## run A
==> flow/design.v (excerpt) <==
module microP(
    input clk,
    input reset,
    output [7:0] imem_addr,
    input [16:0] imem_data,
    output [7:0] dmem_addr,
    output [7:0] dmem_wdata,
    output dmem_we,
    input [7:0] dmem_rdata,
    input [7:0] data_in,
    output out_we,
    output [7:0] data_out_col,
    output [7:0] data_out_addr
    );
Settings: LEC_CHECK=0, CAP_MARGIN=20, CORE_MARGIN=2, CORE_UTILIZATION=72, CTS_CLUSTER_DIAMETER=379, CTS_CLUSTER_SIZE=40, PLACE_DENSITY_LB_ADDON=0.01, SLEW_MARGIN=20; clock period 2.01 ns.
run.sh (not shown) runs the stock make flow with config.mk's settings and CLKGATE_MAP_FILE=.
Run A never completed; the flow aborted with a tool error in clock tree synthesis.
Relative to run A, the following input files were edited for run B:
# run A
export LEC_CHECK = 0
export CAP_MARGIN = 20
export CORE_MARGIN = 2
export CORE_UTILIZATION = 72
export CTS_CLUSTER_DIAMETER = 379
export CTS_CLUSTER_SIZE = 40
export PLACE_DENSITY_LB_ADDON = 0.01
export SLEW_MARGIN = 20
create_clock -name core_clock -period 2.01 [get_ports {clk}]
# run B
export LEC_CHECK = 0
export CAP_MARGIN = 20
export CORE_MARGIN = 2
export CORE_UTILIZATION = 65
export CTS_CLUSTER_SIZE = 98
export PLACE_DENSITY = 0.6
export SLEW_MARGIN = 20
create_clock -name core_clock -period 5.04 [get_ports {clk}]
Findings:
Run A → run B: effective utilization at floorplan has decreased, minimum setup slack after placement grew by 1.88 ns, post-placement cell area decreased by about 14% relative to the old numbers.
Detailed placer's ending HPWL (run A / run B): 1.3
Relative to run A, the width of the die of run B is higher by 5.1%.
Diff run B..run A | instance tally after logic synthesis | negligible
In terms of per-instance average area after synthesis, run B and run A differ only marginally.
Instance count after placement with tap cells included for run B: 166 down relative to run A
In the floorplan summary, run B is listed with a die area greater than that of run A.
Unique cell type count in the Yosys netlist: run A vs run B identical
Run A and run B: one clean run, run B; the rest did not finish clean.
Input changes introduced in run C (baseline for comparison: run B):
# run B
export LEC_CHECK = 0
export CAP_MARGIN = 20
export CORE_MARGIN = 2
export CORE_UTILIZATION = 65
export CTS_CLUSTER_SIZE = 98
export PLACE_DENSITY = 0.6
export SLEW_MARGIN = 20
create_clock -name core_clock -period 5.04 [get_ports {clk}]
# run C
export LEC_CHECK = 0
export ABC_AREA = 1
export CAP_MARGIN = 20
export CORE_MARGIN = 2
export CORE_UTILIZATION = 65
export CTS_CLUSTER_DIAMETER = 381
export CTS_CLUSTER_SIZE = 98
export PLACE_DENSITY = 0.6
export SLEW_MARGIN = 20
create_clock -name core_clock -period 2.83 [get_ports {clk}]
[summary]
Run C failed in global routing with GRT-0232. Between run B and run C, post-detailed-placement half-perimeter wirelength increased. Going from run B to run C, fraction of synthesized cell area in xor and xnor cells saw a decrease, sequential area share after synthesis saw a decrease, synthesized cell count saw an increase, multiplexer share of the synthesized area saw a decrease.
Here is what was changed in the inputs of run D compared with run C.
# run C
export LEC_CHECK = 0
export ABC_AREA = 1
export CAP_MARGIN = 20
export CORE_MARGIN = 2
export CORE_UTILIZATION = 65
export CTS_CLUSTER_DIAMETER = 381
export CTS_CLUSTER_SIZE = 98
export PLACE_DENSITY = 0.6
export SLEW_MARGIN = 20
create_clock -name core_clock -period 2.83 [get_ports {clk}]
# run D
export LEC_CHECK = 0
export CAP_MARGIN = 20
export CORE_MARGIN = 2
export CORE_UTILIZATION = 40
export PLACE_DENSITY = 0.6
export SLEW_MARGIN = 20
create_clock -name core_clock -period 4.5 [get_ports {clk}]
[summary]
In summary, run D completed successfully, with a layout that passed the timing, design-rule and antenna checks. Summary of run D over run C: detailed placer's ending HPWL fell about 12%, tally of unique sky130hd cells used after synthesis rose 41, xor/xnor cell area share of the yosys netlist rose 0.39 points. Chip area from the yosys synthesis statistics in run D is about 1.6% below run C. Cmp run D and run C / area fraction in and, or, nand and nor cells after synthesis / lower: run D.
Modified inputs, run E compared to run D
# run D
export LEC_CHECK = 0
export CAP_MARGIN = 20
export CORE_MARGIN = 2
export CORE_UTILIZATION = 40
export PLACE_DENSITY = 0.6
export SLEW_MARGIN = 20
create_clock -name core_clock -period 4.5 [get_ports {clk}]
# run E
export LEC_CHECK = 0
export CAP_MARGIN = 20
export CORE_MARGIN = 2
export CORE_UTILIZATION = 64
export SLEW_MARGIN = 20
create_clock -name core_clock -period 2.5 [get_ports {clk}]
## What came out
As far as count of clock tree sinks goes, run D and run E are indistinguishable; the numbers are identical.
Compared to run D, run E was floorplanned on a smaller die.
Area of the core delta for run E relative to run D: about 40% lower
Die span in y: run E < run D
No final results exist for run E, since it was stopped by error GRT-0116 during global routing.
Changes in run F relative to run E:
# run E
export LEC_CHECK = 0
export CAP_MARGIN = 20
export CORE_MARGIN = 2
export CORE_UTILIZATION = 64
export SLEW_MARGIN = 20
create_clock -name core_clock -period 2.5 [get_ports {clk}]
# run F
export LEC_CHECK = 0
export CAP_MARGIN = 20
export CORE_MARGIN = 2
export CORE_UTILIZATION = 61
export CTS_CLUSTER_SIZE = 42
export PLACE_DENSITY = 0.6
export SLEW_MARGIN = 20
create_clock -name core_clock -period 3.34 [get_ports {clk}]
Results
- Run F: all stages done; final checks FAILED (setup timing).
- Count of flip-flops with a built-in enable after synthesis came out exactly the same in run F and run E.
- Run F: placeable core region is 5.0% higher than what run E reported.
- In run F relative to run E, detailed placement HPWL had gone down by a few percent.

========
v40:
microP again, from the RTL that the note above started with.
clock: 5.0 ns
lec_check: 0
abc_area: 1
cap_margin: 20
cell_pad_in_sites_global_placement: 3
core_aspect_ratio: 1.05
core_margin: 9
core_utilization: 38
cts_cluster_diameter: 237
cts_cluster_size: 89
gpl_routability_driven: 0
gpl_timing_driven: 0
min_routing_layer: met2
setup_slack_margin: 1.17
slew_margin: 15
v40: flow completed, timing, DRC and antenna clean
Setup changes, v40 to v18
- swapping 38 for 59 in CORE_UTILIZATION
- clearing CELL_PAD_IN_SITES_GLOBAL_PLACEMENT, which used to be 3
- clearing SETUP_SLACK_MARGIN, which used to be 1.17
- clearing CTS_CLUSTER_DIAMETER, which used to be 237
- swapping 9 for 5 in CORE_MARGIN
- clearing GPL_ROUTABILITY_DRIVEN, which used to be 0
- clearing MIN_ROUTING_LAYER, which used to be met2
Findings:
Of v18 and v40, the run reporting the higher final-stage net count was v40. Highest signal layer in the routed design = met5: v40; highest signal layer in the routed design = met4: v18. In v18, the combined buffer and inverter count along the critical path came out 1 below the value in v40. Design area in v18 is about 8% below v40. Lower number of iterations in the first detailed-routing pass among v18 and v40: v18. Comparing v18 and v40, the lower detailed-route via count is on v18. Clock power down about 5% in v18 wrt v40. Share of the final layout cell area in multi-input gates for v18 is lower than for v40. v18 vs v40: post-layout total power down. v18 finished every stage and its layout cleared the timing, design-rule and antenna checks. Power density over the cells across v18 and v40: no real change.
diff inputs: v18 => v41
- a change of SLEW_MARGIN from 15 to 20
- a change of CORE_UTILIZATION from 59 to 58
- an added PLACE_DENSITY of 0.6
- a deleted CORE_ASPECT_RATIO that had been 1.05
- a deleted CTS_CLUSTER_SIZE that had been 89
- a change of CORE_MARGIN from 5 to 2
- a deleted GPL_TIMING_DRIVEN that had been 0
- a change of the clock period (ns, I/O delays scaled along) from 5.0 to 2.83
v41 finished all stages; however, its layout fails the closing checks, the failures being setup timing.
Diff v18..v41 | sequential cell count | unchanged
For the final worst-path setup slack, v41 came in 0.68 ns lower than v18 did.
Taking v41 as 1.0, v18 lands at 0.51 on total power.
Total track usage, v18 and v41: higher on v41
v41 vs v18, data arrival time of the critical path went up by 1.21 ns.
In the metrics for v18 and v41, the one carrying the higher relative contribution of the clock network to total power is v18.
On die boundary height: v41 sits below v18.
Cmp v18 and v41 / worst hold slack / higher: v41
Buffering overhead ended up 7.5 points higher on v41 than on v18.
Side by side, number of non-filler instances in the completed layout turned out higher in v41 than in v18.
Maximum number of pins on one net before global-route repair, v41 vs v18: down by more than 10%
> inputs changed (v41 -> v19)
- CORE_UTILIZATION: 58 -> 65
- ABC_AREA: 1 -> unset
- CTS_CLUSTER_SIZE: unset -> 33
- the clock period (ns, I/O delays scaled along): 2.83 -> 3.34
--- outcome ---
Seen in the log of v19: GRT-0232 during 5_1_grt, after which the run never completed. Between v41 and v19, mux contribution to synthesized area is lower for v41, v19 comes in above that. On v19: area fraction in and, or, nand and nor cells is 15 points lower than what v41 gave. Relative to v41, placed instance area decreased by 2.0% in v19.
Input changes introduced in v33 (baseline for comparison: v19):
- CTS_CLUSTER_SIZE now 32, was 33
- the clock period (ns, I/O delays scaled along) now 3.35, was 3.34
--- outcome ---
The post-synthesis share of cell area spent on xor and xnor gates was comparable across v33 and v19.
Estimated wirelength of the detail-placed design is higher on v19
From v19 to v33 the numbers moved as follows: total cell area at the placement stage down about 0.46%, basic-gate share of the synthesized area counting and, or, nand and nor cells flat.
Number of placed instances with taps included: higher on v19
Reported for v33 and v19, net count after synthesis turned out identical to the last digit.
Comparing v19 against v33, there is no change at all in yosys cell count.
v33 terminated abnormally: 5_1_grt reported GRT-0232.
Reported for v33 and v19, count of clock tree sinks turned out identical to the last digit.
Delta (v33 minus v19): final weighted congestion in routability-driven placement went down by about 0.7%; number of cells upsized or downsized after cts went down by 37%; setup slack after placement went up by 0.020 ns.
### v33 -> v39
- changing CORE_UTILIZATION from 65 to 40
- removing CTS_CLUSTER_SIZE (formerly 32)
- changing the clock period (ns, I/O delays scaled along) from 3.35 to 5.0
Results
v39 ended with every stage complete and zero timing, DRC or antenna violations.
Between v39 and v33, the starting utilization of the core area is higher for v33.
Compared v39 vs v33, and setup slack at placement is up in v39.
The post-CTS repair timing setup buffer count number comes out lower for v39 vs v33.
v39 ended with more number of placement rows than v33.
The netlist area before placement of v33 and that of v39 are within noise of each other.
Per the comparison of v39 with v33, synthesized netlist cell count held steady, total die area higher.
Placer congestion estimate in v39 vs v33: down about 14%
Core region area in v39 is about 60% higher than in v33
Adder and majority cell fraction of the synthesized area came out exactly the same in v39 and v33.
No activity file was given, so power comes from the tool's default toggle rates.
